==> run H <==
==> flow/design.v <==
`timescale 1ns / 1ps
module div_iter (
  input div_clk,
  input resetn,
  input div,
  input div_signed,
  input [31:0] x,
  input [31:0] y,
  output [31:0]s,
  output [31:0] r,
  output reg complete
  );
  wire s_sign;
  wire r_sign;
  wire [31:0] x_abs;
  wire [31:0] y_abs;
  assign s_sign = div_signed ? (x[31] ^ y[31]) : 1'b0;
  assign r_sign = div_signed ? x[31] : 1'b0;
  assign x_abs  = div_signed ? (x[31] ? ~x + 32'd1 : x) : x;
  assign y_abs  = div_signed ? (y[31] ? ~y + 32'd1 : y) : y;
  wire [63:0] op_x_tmp;
  wire [32:0] op_x_high;
  wire        op_x_update;
  wire [32:0] sub_res;
  wire [31:0] r_tmp;
  wire [31:0] s_tmp1;
  reg  [63:0] op_x;
  reg  [32:0] op_y;
  reg  [5:0]  count;
  reg  [31:0] s_tmp;
  always @ ( posedge div_clk )
  begin
    if(!resetn)
    begin
      complete <= 1'b0;
      count    <= 6'd0;
      s_tmp    <= 32'd0;
    end
    else if(div&&!complete)
    begin
      if(count == 6'd0)
      begin
        op_x <= {32'd0,x_abs};
        op_y <= {1'b0,y_abs};
      end
      else if(op_x_update)
      begin
        op_x <= {sub_res,op_x_tmp[30:0]};
      end
      else if(!op_x_update)
        op_x <= op_x_tmp;
      count <= count == 6'd32 ? 6'd0 : count + 6'd1;
      complete <= count == 6'd32 ? 1'b1 : complete;
      s_tmp <= {s_tmp1[31:1],op_x_update};
    end
    else if(complete)
      complete <= 1'b0;
  end
assign s_tmp1 = (count == 6'd0) ? s_tmp : s_tmp << 1;
assign op_x_tmp = (count == 6'd0 || count == 6'd1) ? op_x : op_x << 1;
assign op_x_high = op_x_tmp[63:31];
assign sub_res = op_x_high + ~op_y + 1;
assign op_x_update = ~sub_res[32];
assign r_tmp = complete ? op_x[62:31] : 32'd0;
assign s = div_signed ? (s_sign ? ~s_tmp + 32'd1 : s_tmp) : s_tmp;
assign r = div_signed ? (r_sign ? ~r_tmp + 32'd1 : r_tmp) : r_tmp;
endmodule  
==> flow/run.sh <==
#!/bin/bash
# the make line also repeats each setting of config.mk as NAME=value (left out here)
make -C /OpenROAD-flow-scripts/flow DESIGN_CONFIG=/design/flow/config.mk WORK_HOME=/design/flow/orfs CLKGATE_MAP_FILE= finish
==> flow/config.mk <==
export PLATFORM = sky130hd
export DESIGN_NAME = div_iter
export DESIGN_NICKNAME = div_iter
export VERILOG_FILES = /design/flow/design.v
export SDC_FILE = /design/flow/constraint.sdc
export NUM_CORES = 4
export LEC_CHECK = 0
export CAP_MARGIN = 20
export CORE_ASPECT_RATIO = 0.5
export CORE_MARGIN = 7
export CORE_UTILIZATION = 40
export CTS_CLUSTER_DIAMETER = 314
export CTS_CLUSTER_SIZE = 46
export PLACE_DENSITY_LB_ADDON = 0.02
export SETUP_SLACK_MARGIN = -0.28
export SLEW_MARGIN = 20
export TNS_END_PERCENT = 5
==> flow/constraint.sdc <==
create_clock -name core_clock -period 5.0 [get_ports {div_clk}]
set_input_delay 1.0000 -clock core_clock [delete_from_list [all_inputs] [get_ports {div_clk}]]
set_output_delay 1.0000 -clock core_clock [all_outputs]
set_load 0.01 [all_outputs]
==> run G (differences from run H) <==
CORE_ASPECT_RATIO = not set   (was 0.5)
CORE_MARGIN = 2   (was 7)
CORE_UTILIZATION = 72   (was 40)
CTS_CLUSTER_DIAMETER = not set   (was 314)
CTS_CLUSTER_SIZE = 36   (was 46)
PLACE_DENSITY = 0.82   (was not set)
PLACE_DENSITY_LB_ADDON = not set   (was 0.02)
SETUP_SLACK_MARGIN = not set   (was -0.28)
TNS_END_PERCENT = not set   (was 5)
==> flow/constraint.sdc (replaced) <==
create_clock -name core_clock -period 3.99 [get_ports {div_clk}]
set_input_delay 0.7980 -clock core_clock [delete_from_list [all_inputs] [get_ports {div_clk}]]
set_output_delay 0.7980 -clock core_clock [all_outputs]
set_load 0.01 [all_outputs]
==> impl_metrics.xml <==
<?xml version="1.0" encoding="UTF-8"?>
<metrics>
  <group name="run_status">
    <metric name="status" unit="">no timing/DRC/antenna violations</metric>
  </group>
  <group name="routing">
    <metric name="drtIter0Drc" unit="">601</metric>
    <metric name="detailroute.wirelength.met2" unit="mm">12.59</metric>
    <metric name="top_layer_used" unit="">met4</metric>
    <metric name="viasPerCell" unit="">5.415</metric>
  </group>
  <group name="power_and_ir_drop">
    <metric name="p_total" unit="uW">3914</metric>
    <metric name="clock_power" unit="uW">1230</metric>
    <metric name="max-vdd-ir-drop" unit="mV">0.1680</metric>
    <metric name="pg_comb" unit="uW">1320</metric>
    <metric name="internal_power" unit="uW">2624</metric>
  </group>
  <group name="setup_path">
    <metric name="path_delay_family" unit="">simple AND/OR/NAND/NOR gates</metric>
    <metric name="worst_setup_path_startpoint" unit="">s_tmp[2]$_SDFFE_PN0P_</metric>
    <metric name="start_kind" unit="">flop</metric>
  </group>
  <group name="grt">
    <metric name="antenna_found_initial" unit="">0</metric>
    <metric name="grt_pass1_vias" unit="">8946</metric>
  </group>
  <group name="final_layout">
    <metric name="area_delta_synth_final" unit="%">22.98</metric>
  </group>
  <group name="clock_tree">
    <metric name="post-cts-setup-buffer-count" unit="">0</metric>
    <metric name="post_cts.resized_instances" unit="">0</metric>
  </group>
  <group name="timing">
    <metric name="timing.final.max_slew_violations" unit="">0</metric>
    <metric name="min_period_over_period" unit="%">95.97</metric>
    <metric name="setup_violations" unit="">0</metric>
  </group>
  <group name="hold_path">
    <metric name="startpoint_of_the_worst_hold_path" unit="">s_tmp[31]$_SDFFE_PN0P_</metric>
  </group>
</metrics>
Source of the figures above: run H

==> impl_metrics.xml <==
<?xml version="1.0" encoding="UTF-8"?>
<metrics>
  <group name="run_status">
    <metric name="status" unit="">did not finish</metric>
    <metric name="failing_step" unit="">global routing (5_1_grt)</metric>
    <metric name="error_message" unit="">[ERROR DPL-0038] Utilization greater than 100%, impossible to legalize</metric>
  </group>
  <group name="clock_tree">
    <metric name="clock-root-buffer" unit="">sky130_fd_sc_hd__clkbuf_16</metric>
    <metric name="postCtsHoldBufs" unit="">0</metric>
    <metric name="post-cts-setup-buffer-count" unit="">9</metric>
    <metric name="tritoncts.num_buffers" unit="">17</metric>
    <metric name="cts_sinks" unit="">135</metric>
    <metric name="post_cts.resized_instances" unit="">36</metric>
  </group>
  <group name="synthesis">
    <metric name="post_synth_num_cell_types" unit="">60</metric>
    <metric name="syn-num-nets" unit="">1344</metric>
    <metric name="synth.yosys.chip_area" unit="um2">10330</metric>
    <metric name="post_synth_mux_area_share" unit="%">5.508</metric>
    <metric name="synth.top_cells.by_area" unit="">sky130_fd_sc_hd__edfxtp_1 28%, sky130_fd_sc_hd__dfxtp_1 7.6%, sky130_fd_sc_hd__nand2_1 6.3%</metric>
    <metric name="yosysTopAreaCellShare" unit="%">27.89</metric>
    <metric name="synth-main-ff-cell" unit="">sky130_fd_sc_hd__edfxtp_1</metric>
  </group>
  <group name="floorplanning">
    <metric name="die.size.y" unit="um">123.8</metric>
    <metric name="coreArea" unit="um2">13930</metric>
    <metric name="row_count" unit="">43</metric>
  </group>
  <group name="placed_design">
    <metric name="dp_slack" unit="ps">-176.8</metric>
  </group>
</metrics>
Source of the figures above: run G

Power is estimated from default activity; no workload was simulated.
